==> flow/design.v <==
`timescale 1ns / 1ps
module sparse_detector #(
    parameter WORD_SIZE = 64
)(
    input  wire [WORD_SIZE-1:0] data_in,
    output wire                 is_zero,     
    output wire                 is_sparse    
);
    assign is_zero = (data_in == {WORD_SIZE{1'b0}});
    function integer count_ones;
        input [WORD_SIZE-1:0] v;
        integer i, cnt;
        begin
            cnt = 0;
            for (i = 0; i < WORD_SIZE; i = i + 1)
                cnt = cnt + v[i];
            count_ones = cnt;
        end
    endfunction
    wire [6:0] ones_count = count_ones(data_in);
    assign is_sparse = (ones_count < (WORD_SIZE / 10));
endmodule
`timescale 1ns / 1ps
module adaptive_pe #(
    parameter integer MAX_WIDTH = 64,
    parameter integer MAX_ACC_WIDTH = 20   
)(
    input  wire                         clk,
    input  wire                         reset,
    input  wire                         ce,
    input  wire                         accumulate,
    input  wire                         test_mode,
    input  wire [2:0]                   precision_mode,
    input  wire [MAX_WIDTH-1:0]         weight_in,
    input  wire [MAX_WIDTH-1:0]         activation_in,
    input  wire [MAX_WIDTH-1:0]         mask_in,
    output reg  [MAX_ACC_WIDTH-1:0]     accumulated_sum,
    output wire                         clock_gated,
    output wire                         computation_skipped,
    output wire [2:0]                   active_precision   
);
    reg [6:0] active_bits;       
    reg [5:0] parallel_ops;      
    reg [8:0] max_value;         
    always @(*) begin
        case (precision_mode)
            3'b000: begin   
                active_bits = 7'd64;
                parallel_ops = 6'd64;
                max_value = 9'd1;
            end
            3'b001: begin   
                active_bits = 7'd64;
                parallel_ops = 6'd32;
                max_value = 9'd3;
            end
            3'b010: begin   
                active_bits = 7'd64;
                parallel_ops = 6'd16;
                max_value = 9'd15;
            end
            3'b011: begin   
                active_bits = 7'd64;
                parallel_ops = 6'd8;
                max_value = 9'd255;
            end
            default: begin   
                active_bits = 7'd64;
                parallel_ops = 6'd64;
                max_value = 9'd1;
            end
        endcase
    end
    assign active_precision = precision_mode;
    wire weight_is_zero, activation_is_zero;
    wire weight_is_sparse, activation_is_sparse;
    sparse_detector #(
        .WORD_SIZE(MAX_WIDTH)
    ) weight_detector (
        .data_in(weight_in),
        .is_zero(weight_is_zero),
        .is_sparse(weight_is_sparse)
    );
    sparse_detector #(
        .WORD_SIZE(MAX_WIDTH)
    ) activation_detector (
        .data_in(activation_in),
        .is_zero(activation_is_zero),
        .is_sparse(activation_is_sparse)
    );
    wire skip_compute = weight_is_zero || activation_is_zero;
    assign computation_skipped = skip_compute && ce;
    wire pe_enable = ce && !skip_compute;
    wire acc_enable = pe_enable || test_mode;
    assign clock_gated = !pe_enable;
    reg [MAX_ACC_WIDTH-1:0] compute_result;
    always @(*) begin
        case (precision_mode)
            3'b000: compute_result = compute_1bit();
            3'b001: compute_result = compute_2bit();
            3'b010: compute_result = compute_4bit();
            3'b011: compute_result = compute_8bit();
            default: compute_result = {MAX_ACC_WIDTH{1'b0}};
        endcase
    end
    function [MAX_ACC_WIDTH-1:0] compute_1bit;
        reg [MAX_WIDTH-1:0] xnor_result;
        integer i, count;
        begin
            xnor_result = ~(weight_in ^ activation_in) & mask_in;
            count = 0;
            for (i = 0; i < MAX_WIDTH; i = i + 1) begin
                count = count + xnor_result[i];
            end
            compute_1bit = count[MAX_ACC_WIDTH-1:0];
        end
    endfunction
    function [MAX_ACC_WIDTH-1:0] compute_2bit;
        integer i;
        reg [1:0] w, a;
        reg [3:0] product;
        integer sum;
        begin
            sum = 0;
            for (i = 0; i < 32; i = i + 1) begin
                w = weight_in[i*2 +: 2];
                a = activation_in[i*2 +: 2];
                product = w * a;   
                sum = sum + product;
            end
            compute_2bit = sum[MAX_ACC_WIDTH-1:0];
        end
    endfunction
    function [MAX_ACC_WIDTH-1:0] compute_4bit;
        integer i;
        reg [3:0] w, a;
        reg [7:0] product;
        integer sum;
        begin
            sum = 0;
            for (i = 0; i < 16; i = i + 1) begin
                w = weight_in[i*4 +: 4];
                a = activation_in[i*4 +: 4];
                product = w * a;   
                sum = sum + product;
            end
            compute_4bit = sum[MAX_ACC_WIDTH-1:0];
        end
    endfunction
    function [MAX_ACC_WIDTH-1:0] compute_8bit;
        integer i;
        reg [7:0] w, a;
        reg [15:0] product;
        integer sum;
        begin
            sum = 0;
            for (i = 0; i < 8; i = i + 1) begin
                w = weight_in[i*8 +: 8];
                a = activation_in[i*8 +: 8];
                product = w * a;   
                sum = sum + product;
            end
            compute_8bit = sum[MAX_ACC_WIDTH-1:0];
        end
    endfunction
    always @(posedge clk or posedge reset) begin
        if (reset) begin
            accumulated_sum <= {MAX_ACC_WIDTH{1'b0}};
        end else if (acc_enable) begin
            if (!accumulate) begin
                accumulated_sum <= {MAX_ACC_WIDTH{1'b0}};
            end else begin
                accumulated_sum <= accumulated_sum + compute_result;
            end
        end
    end
endmodule
make LEC_CHECK=0 ABC_AREA=1 CAP_MARGIN=10 CORE_ASPECT_RATIO=1.72 CORE_MARGIN=7 CORE_UTILIZATION=21 CTS_CLUSTER_DIAMETER=241 CTS_CLUSTER_SIZE=94 GPL_TIMING_DRIVEN=0 HOLD_SLACK_MARGIN=0.04 PLACE_DENSITY_LB_ADDON=0.25 SLEW_MARGIN=5 TNS_END_PERCENT=45 finish   # period 7.36 ns
run.sh (not shown) runs the stock make flow with config.mk's settings and CLKGATE_MAP_FILE=.
The first run finished but fails on setup timing.
Next try:
Settings changed: ABC_AREA 1 to not set, CAP_MARGIN 10 to 20, CORE_ASPECT_RATIO 1.72 to not set, CORE_MARGIN 7 to 3, CORE_UTILIZATION 21 to 56, CTS_CLUSTER_SIZE 94 to not set, GPL_TIMING_DRIVEN 0 to 1, HOLD_SLACK_MARGIN 0.04 to not set, SLEW_MARGIN 5 to 20.
Clock period 7.36 ns to 10.8 ns, I/O delays scaled along.
After rerunning: The new run completed and failed the layout checks on setup timing. Global-route usage grows by 28 points. Setup slack improved by 2.0 ns. Cell area shrinks by 5.4%. Routed wire length shrinks by 15%. Die area shrinks by 65%. Clock skew hardly moves. Synthesized area shrinks by 4.4%. Core utilization grows by 45 points. Non-clock buffer count grows by 268.
Next try:
Settings changed: CORE_MARGIN 3 to 2, CORE_UTILIZATION 56 to 72, CTS_CLUSTER_DIAMETER 241 to not set, CTS_CLUSTER_SIZE set to 34, GPL_TIMING_DRIVEN 1 to not set, MAX_ROUTING_LAYER set to met4, PLACE_DENSITY_LB_ADDON 0.25 to not set, TNS_END_PERCENT 45 to not set.
Clock period 10.8 ns to 11.2 ns, I/O delays scaled along.
With this change the flow ended with an error in global routing (5_1_grt).
Synthesized cell count stays the same.
Area after synthesis does not change.
Die size went down by a quarter to a third.

---

## run 1
RTL: the design.v shown in full above, as it stands there.
clock: 12.8 ns
lec_check: 0
cap_margin: 20
core_margin: 2
core_utilization: 40
slew_margin: 20
Run 1 completed; timing, DRC and antenna clean
Setup changes, run 1 to run 2
# run 1
export LEC_CHECK = 0
export CAP_MARGIN = 20
export CORE_MARGIN = 2
export CORE_UTILIZATION = 40
export SLEW_MARGIN = 20
create_clock -name core_clock -period 12.8 [get_ports {clk}]
# run 2
export LEC_CHECK = 0
export CAP_MARGIN = 20
export CORE_MARGIN = 2
export CORE_UTILIZATION = 72
export CTS_CLUSTER_SIZE = 41
export PLACE_DENSITY_LB_ADDON = 0.22
export SLEW_MARGIN = 20
export TNS_END_PERCENT = 5
create_clock -name core_clock -period 11.5 [get_ports {clk}]
==> comparison <==
- Run 1 reached the end of the flow, and the finished layout is clean on the timing, DRC and antenna checks.
- Run status, run 2: aborted in global routing (5_1_grt), error GRT-0116
- Run 2 vs run 1: quantity of gates resized following cts up
- From run 2 to run 1, post-synthesis share of cell area spent on full adders, half adders and majority gates did not move at all.
- Taking run 1 as the reference, in run 2 vertical extent of the die -25%; number of H-tree levels about even; HPWL reported at the end of detailed placement barely changed.
diff inputs: run 2 => run 3
# run 2
export LEC_CHECK = 0
export CAP_MARGIN = 20
export CORE_MARGIN = 2
export CORE_UTILIZATION = 72
export CTS_CLUSTER_SIZE = 41
export PLACE_DENSITY_LB_ADDON = 0.22
export SLEW_MARGIN = 20
export TNS_END_PERCENT = 5
create_clock -name core_clock -period 11.5 [get_ports {clk}]
# run 3
export LEC_CHECK = 0
export CAP_MARGIN = 20
export CORE_MARGIN = 2
export CORE_UTILIZATION = 72
export CTS_CLUSTER_SIZE = 62
export MAX_ROUTING_LAYER = met4
export PLACE_DENSITY = 0.67
export SLEW_MARGIN = 20
export TNS_END_PERCENT = 5
create_clock -name core_clock -period 11.2 [get_ports {clk}]
==> comparison <==
- Total placed cells including tap cells in run 3 vs run 2: up 0.54%
- Although run 3 finished all stages, its layout failed final checks on max-capacitance violations, max-slew violations, negative setup slack.
- Run 3 -> run 2: number of standard cells reported by yosys delta 0, exact match
- Taking run 2 as the reference, in run 3 hold buffer count at CTS closely matched the old numbers, I/O pin total now sits at about the same level, synthesized area shows no meaningful change, simple-gate share of the synthesized area neither gained nor lost much, post-CTS repair timing setup buffer count now smaller.

---

// adaptive_pe: RTL as listed in full above, without the edits since
Settings: LEC_CHECK=0, CAP_MARGIN=20, CORE_MARGIN=2, CORE_UTILIZATION=38, CTS_CLUSTER_DIAMETER=276, CTS_CLUSTER_SIZE=100, SLEW_MARGIN=20; clock period 13.0 ns.
Next try:
- ABC_AREA: not set -> 1
- CAP_MARGIN: 20 -> 35
- CELL_PAD_IN_SITES_GLOBAL_PLACEMENT: not set -> 3
- CORE_ASPECT_RATIO: not set -> 0.63
- CORE_MARGIN: 2 -> 4
- CTS_CLUSTER_DIAMETER: 276 -> not set
- CTS_CLUSTER_SIZE: 100 -> not set
- GPL_TIMING_DRIVEN: not set -> 0
- HOLD_SLACK_MARGIN: not set -> 0.16
- MAX_ROUTING_LAYER: not set -> met5
- MIN_ROUTING_LAYER: not set -> met2
- TNS_END_PERCENT: not set -> 45
This time the run stopped in global routing.
Die area rose by 7.4%.
Synthesized area rose by 4.6%.
Synthesized cell count rose by 20%.
Next try:
- CELL_PAD_IN_SITES_GLOBAL_PLACEMENT: 3 -> 1
- CORE_MARGIN: 4 -> 2
- CORE_UTILIZATION: 38 -> 29
- MAX_ROUTING_LAYER: met5 -> not set
- MIN_ROUTING_LAYER: met2 -> not set
With this change the flow finished clean. Die area came out higher by 27%. Synthesized area does not change. Synthesized cell count does not change.
Next try:
- ABC_AREA: 1 -> not set
- CAP_MARGIN: 35 -> 20
- CELL_PAD_IN_SITES_GLOBAL_PLACEMENT: 1 -> not set
- CORE_ASPECT_RATIO: 0.63 -> not set
- CORE_UTILIZATION: 29 -> 66
- GPL_TIMING_DRIVEN: 0 -> not set
- HOLD_SLACK_MARGIN: 0.16 -> not set
- SETUP_SLACK_MARGIN: not set -> 2.09
- TNS_END_PERCENT: 45 -> not set
- clock period: 13.0 -> 8.38 ns (I/O delays scaled with it)
Effect: The changed run completed, yet does not pass: setup timing; synthesized area came out lower by 4.4%; non-clock buffer count is higher by 576; global-route usage rises by 30 points; design area rose by 9.4%; wire length went down by 5.7%; clock-buffer cell count is unchanged; setup slack gets worse by 3400 ps; worst hold slack barely changes; critical path depth stays the same.
Next try:
- CORE_UTILIZATION: 66 -> 72
- CTS_CLUSTER_SIZE: not set -> 41
- PLACE_DENSITY_LB_ADDON: not set -> 0.22
- SETUP_SLACK_MARGIN: 2.09 -> not set
- clock period: 8.38 -> 11.5 ns (I/O delays scaled with it)
What happened: Now the flow stopped in global routing. Synthesized area is unchanged. Die area goes down by 8.2%. Synthesized cell count is unchanged.
